Setup of job 101:
## processor
module processor
(
	output reg w_en,
	output reg done,
	output reg [7:0] addr,
	output reg [31:0] data_out,
	input clk,
	input rst_n,
	input start,
	input [31:0] data_in
);
Size: about 1700 cells after synthesis, about 80 flip-flops, ~77 I/O pins, roughly 0.013 sq mm of cells after synthesis.
clock: 4.7 ns
lec_check: 0
abc_area: 1
cap_margin: 20
core_margin: 2
core_utilization: 72
cts_cluster_diameter: 28
cts_cluster_size: 72
max_routing_layer: met4
place_density_lb_addon: 0.19
setup_slack_margin: 1.33
slew_margin: 20
run.sh (not shown) runs the stock make flow with config.mk's settings and CLKGATE_MAP_FILE=.
Job 101: full flow OK, the timing, design-rule and antenna checks passed
[inputs] job 102 vs job 101
- CTS_CLUSTER_SIZE now 74, was 72
- PLACE_DENSITY_LB_ADDON no longer set, was 0.19
- SETUP_SLACK_MARGIN now 0.44, was 1.33
[summary]
Job 102 against job 101: layout overhead on the synthesized area went down 2.9 points; met1 demand-to-capacity share in global routing went up 7.4 points.
Comparing job 101 and job 102, the lower per-cell via count in the routed design is on job 101.
From job 101 to job 102 the numbers moved as follows: cell count of the worst reg-to-reg path up 1, worst setup slack down 0.33 ns.
Status job 102: flow complete, layout not clean - negative setup slack

* * *

processor again, from the RTL that the note above started with.
make LEC_CHECK=0 CAP_MARGIN=40 CORE_MARGIN=2 CORE_UTILIZATION=54 CTS_CLUSTER_DIAMETER=354 GPL_ROUTABILITY_DRIVEN=0 GPL_TIMING_DRIVEN=1 MAX_ROUTING_LAYER=met4 PLACE_DENSITY_LB_ADDON=0.29 SLEW_MARGIN=20 TNS_END_PERCENT=45 finish   # period 7.21 ns
==> next run, changes <==
==> flow/config.mk (replaced) <==
export PLATFORM = sky130hd
export DESIGN_NAME = processor
export DESIGN_NICKNAME = processor
export VERILOG_FILES = /design/flow/design.v
export SDC_FILE = /design/flow/constraint.sdc
export NUM_CORES = 4
export LEC_CHECK = 0
export ABC_AREA = 1
export CAP_MARGIN = 20
export CORE_MARGIN = 2
export CORE_UTILIZATION = 70
export CTS_CLUSTER_DIAMETER = 102
export GPL_ROUTABILITY_DRIVEN = 0
export GPL_TIMING_DRIVEN = 1
export MAX_ROUTING_LAYER = met4
export PLACE_DENSITY_LB_ADDON = 0.1
export SLEW_MARGIN = 20
==> flow/constraint.sdc (replaced) <==
create_clock -name core_clock -period 4.86 [get_ports {clk}]
set_input_delay 0.9720 -clock core_clock [delete_from_list [all_inputs] [get_ports {clk}]]
set_output_delay 0.9720 -clock core_clock [all_outputs]
set_load 0.01 [all_outputs]
Outcome:
- This time the run failed in detailed routing
- global-route usage is higher by 12 points
- die area shrinks by 16%
- synthesized cell count rises by 30%
- area after synthesis grows by 7.8%
==> next run, changes <==
==> flow/config.mk (replaced) <==
export PLATFORM = sky130hd
export DESIGN_NAME = processor
export DESIGN_NICKNAME = processor
export VERILOG_FILES = /design/flow/design.v
export SDC_FILE = /design/flow/constraint.sdc
export NUM_CORES = 4
export LEC_CHECK = 0
export CAP_MARGIN = 20
export CORE_MARGIN = 2
export CORE_UTILIZATION = 40
export SLEW_MARGIN = 20
==> flow/constraint.sdc (replaced) <==
create_clock -name core_clock -period 5.61 [get_ports {clk}]
set_input_delay 1.1220 -clock core_clock [delete_from_list [all_inputs] [get_ports {clk}]]
set_output_delay 1.1220 -clock core_clock [all_outputs]
set_load 0.01 [all_outputs]
Result:
- The changed run produced a clean layout
- global-route usage decreases by 20 points
- die area climbs by 60%
- synthesized area decreases by 7.3%
- synthesized cell count fell by 23%
==> next run, changes <==
--- a/flow/config.mk
+++ b/flow/config.mk
@@ -6,6 +6,7 @@
 export NUM_CORES = 4
 export LEC_CHECK = 0
-export CAP_MARGIN = 20
-export CORE_MARGIN = 2
+export CAP_MARGIN = 15
+export CORE_MARGIN = 4
 export CORE_UTILIZATION = 40
+export CTS_CLUSTER_DIAMETER = 355
 export SLEW_MARGIN = 20
==> flow/constraint.sdc (replaced) <==
create_clock -name core_clock -period 7.0 [get_ports {clk}]
set_input_delay 1.4000 -clock core_clock [delete_from_list [all_inputs] [get_ports {clk}]]
set_output_delay 1.4000 -clock core_clock [all_outputs]
set_load 0.01 [all_outputs]
Final cell count shrinks slightly.
Synthesized area does not change.
Via count decreases slightly.

* * *

Starting RTL as in the previous note.
==> flow/config.mk <==
export PLATFORM = sky130hd
export DESIGN_NAME = processor
export DESIGN_NICKNAME = processor
export VERILOG_FILES = /design/flow/design.v
export SDC_FILE = /design/flow/constraint.sdc
export NUM_CORES = 4
export LEC_CHECK = 0
export CAP_MARGIN = 20
export CORE_MARGIN = 3
export CORE_UTILIZATION = 50
export CTS_CLUSTER_DIAMETER = 298
export CTS_CLUSTER_SIZE = 95
export HOLD_SLACK_MARGIN = -0.06
export PLACE_DENSITY = 0.37
export SLEW_MARGIN = 20
export TNS_END_PERCENT = 15
==> flow/constraint.sdc <==
create_clock -name core_clock -period 7.0 [get_ports {clk}]
set_input_delay 1.4000 -clock core_clock [delete_from_list [all_inputs] [get_ports {clk}]]
set_output_delay 1.4000 -clock core_clock [all_outputs]
set_load 0.01 [all_outputs]
==> next run, changes <==
==> flow/config.mk (replaced) <==
export PLATFORM = sky130hd
export DESIGN_NAME = processor
export DESIGN_NICKNAME = processor
export VERILOG_FILES = /design/flow/design.v
export SDC_FILE = /design/flow/constraint.sdc
export NUM_CORES = 4
export LEC_CHECK = 0
export ABC_AREA = 1
export CAP_MARGIN = 20
export CORE_MARGIN = 2
export CORE_UTILIZATION = 68
export SLEW_MARGIN = 20
==> flow/constraint.sdc (replaced) <==
create_clock -name core_clock -period 8.63 [get_ports {clk}]
set_input_delay 1.7260 -clock core_clock [delete_from_list [all_inputs] [get_ports {clk}]]
set_output_delay 1.7260 -clock core_clock [all_outputs]
set_load 0.01 [all_outputs]
Outcome:
- flip-flop count is unchanged
- critical path depth is lower by 4
- register-to-register slack gets better by 1.8 ns
- cell area is higher by 6.8%
- worst setup slack gets better by 1.8 ns
==> next run, changes <==
--- a/flow/config.mk
+++ b/flow/config.mk
@@ -7,6 +7,8 @@
 export LEC_CHECK = 0
-export ABC_AREA = 1
 export CAP_MARGIN = 20
 export CORE_MARGIN = 2
-export CORE_UTILIZATION = 68
+export CORE_UTILIZATION = 72
+export CTS_CLUSTER_DIAMETER = 28
+export MAX_ROUTING_LAYER = met4
+export SETUP_SLACK_MARGIN = 1.33
 export SLEW_MARGIN = 20
==> flow/constraint.sdc (replaced) <==
create_clock -name core_clock -period 4.7 [get_ports {clk}]
set_input_delay 0.9400 -clock core_clock [delete_from_list [all_inputs] [get_ports {clk}]]
set_output_delay 0.9400 -clock core_clock [all_outputs]
set_load 0.01 [all_outputs]
Now the flow completed, yet does not pass: setup timing.
Via count went down by a little under a tenth.
Wire length went up by a little under a tenth.
Worst setup slack gets worse by 3.4 ns.
Sequential cell count is unchanged.
Cell area went up slightly.
Clock skew stays flat.
==> next run, changes <==
--- a/flow/config.mk
+++ b/flow/config.mk
@@ -10,5 +10,4 @@
 export CORE_UTILIZATION = 72
-export CTS_CLUSTER_DIAMETER = 28
-export MAX_ROUTING_LAYER = met4
-export SETUP_SLACK_MARGIN = 1.33
+export PLACE_DENSITY_LB_ADDON = 0.25
+export SETUP_SLACK_MARGIN = 0.74
 export SLEW_MARGIN = 20
==> flow/constraint.sdc (replaced) <==
create_clock -name core_clock -period 6.55 [get_ports {clk}]
set_input_delay 1.3100 -clock core_clock [delete_from_list [all_inputs] [get_ports {clk}]]
set_output_delay 1.3100 -clock core_clock [all_outputs]
set_load 0.01 [all_outputs]
With this change the flow completed without violations.
Final cell count shrinks by 4.4%.
Via count shrinks by 8.4%.
Sequential share of layout area grows by 1.1 points.
Cell area shrinks by 7.6%.
Hold slack degrades by 0.011 ns.
First-iteration DRC count shrinks by 23%.

* * *

processor again, from the RTL that the note above started with.
Settings: LEC_CHECK=0, ABC_AREA=1, CAP_MARGIN=30, CELL_PAD_IN_SITES_GLOBAL_PLACEMENT=3, CORE_MARGIN=2, CORE_UTILIZATION=35, CTS_CLUSTER_DIAMETER=354, CTS_CLUSTER_SIZE=99, GPL_ROUTABILITY_DRIVEN=0, GPL_TIMING_DRIVEN=1, HOLD_SLACK_MARGIN=-0.09, MAX_ROUTING_LAYER=met4, MIN_ROUTING_LAYER=met2, PLACE_DENSITY_LB_ADDON=0.29, SETUP_SLACK_MARGIN=0.59, SLEW_MARGIN=20, TNS_END_PERCENT=45; clock period 3.3 ns.
The baseline ran to the end with violations: negative setup slack.
==> next run, changes <==
ABC_AREA = default   (was 1)
CAP_MARGIN = 20   (was 30)
CELL_PAD_IN_SITES_GLOBAL_PLACEMENT = default   (was 3)
CORE_UTILIZATION = 71   (was 35)
CTS_CLUSTER_DIAMETER = 298   (was 354)
CTS_CLUSTER_SIZE = 98   (was 99)
HOLD_SLACK_MARGIN = default   (was -0.09)
MAX_ROUTING_LAYER = default   (was met4)
MIN_ROUTING_LAYER = default   (was met2)
SETUP_SLACK_MARGIN = default   (was 0.59)
TNS_END_PERCENT = default   (was 45)
clock period = 7.21 ns   (was 3.3 ns; I/O delays follow)
With this change the flow completed without violations.
Global-route usage went up by 1.4 points.
Critical path depth went down by 5.
Via count went down by 41%.
Clock-buffer cell count went up by 1.
Routed wire length went down by 25%.
==> next run, changes <==
CORE_UTILIZATION = 58   (was 71)
CTS_CLUSTER_DIAMETER = 102   (was 298)
CTS_CLUSTER_SIZE = default   (was 98)
PLACE_DENSITY = 0.37   (was default)
PLACE_DENSITY_LB_ADDON = default   (was 0.29)
clock period = 4.46 ns   (was 7.21 ns; I/O delays follow)
The changed run completed and failed the layout checks on negative setup slack; register-to-register slack is worse by 1.8 ns; core utilization fell by 9.2 points; wire length is higher by a few percent; worst hold slack stays flat; via count falls slightly; synthesized cell count is unchanged; final area increases by a little under a tenth; worst setup slack gets worse by 1.8 ns.
==> next run, changes <==
CORE_UTILIZATION = 70   (was 58)
CTS_CLUSTER_DIAMETER = default   (was 102)
CTS_CLUSTER_SIZE = 22   (was default)
GPL_ROUTABILITY_DRIVEN = default   (was 0)
GPL_TIMING_DRIVEN = default   (was 1)
PLACE_DENSITY = default   (was 0.37)
SETUP_SLACK_MARGIN = 0.74   (was default)
clock period = 6.39 ns   (was 4.46 ns; I/O delays follow)
With this change the flow went through all stages and came out clean.
Register-to-register slack gains 1.1 ns.
Die size drops by about a fifth.
Cell count drops by a little under a tenth.
Cell area drops by a little under a tenth.
Global-route usage climbs by 5.9 points.
Core utilization climbs by 7.4 points.
Clock-buffer cell count drops by 2.
Wire length drops slightly.
Sequential cell count stays the same.
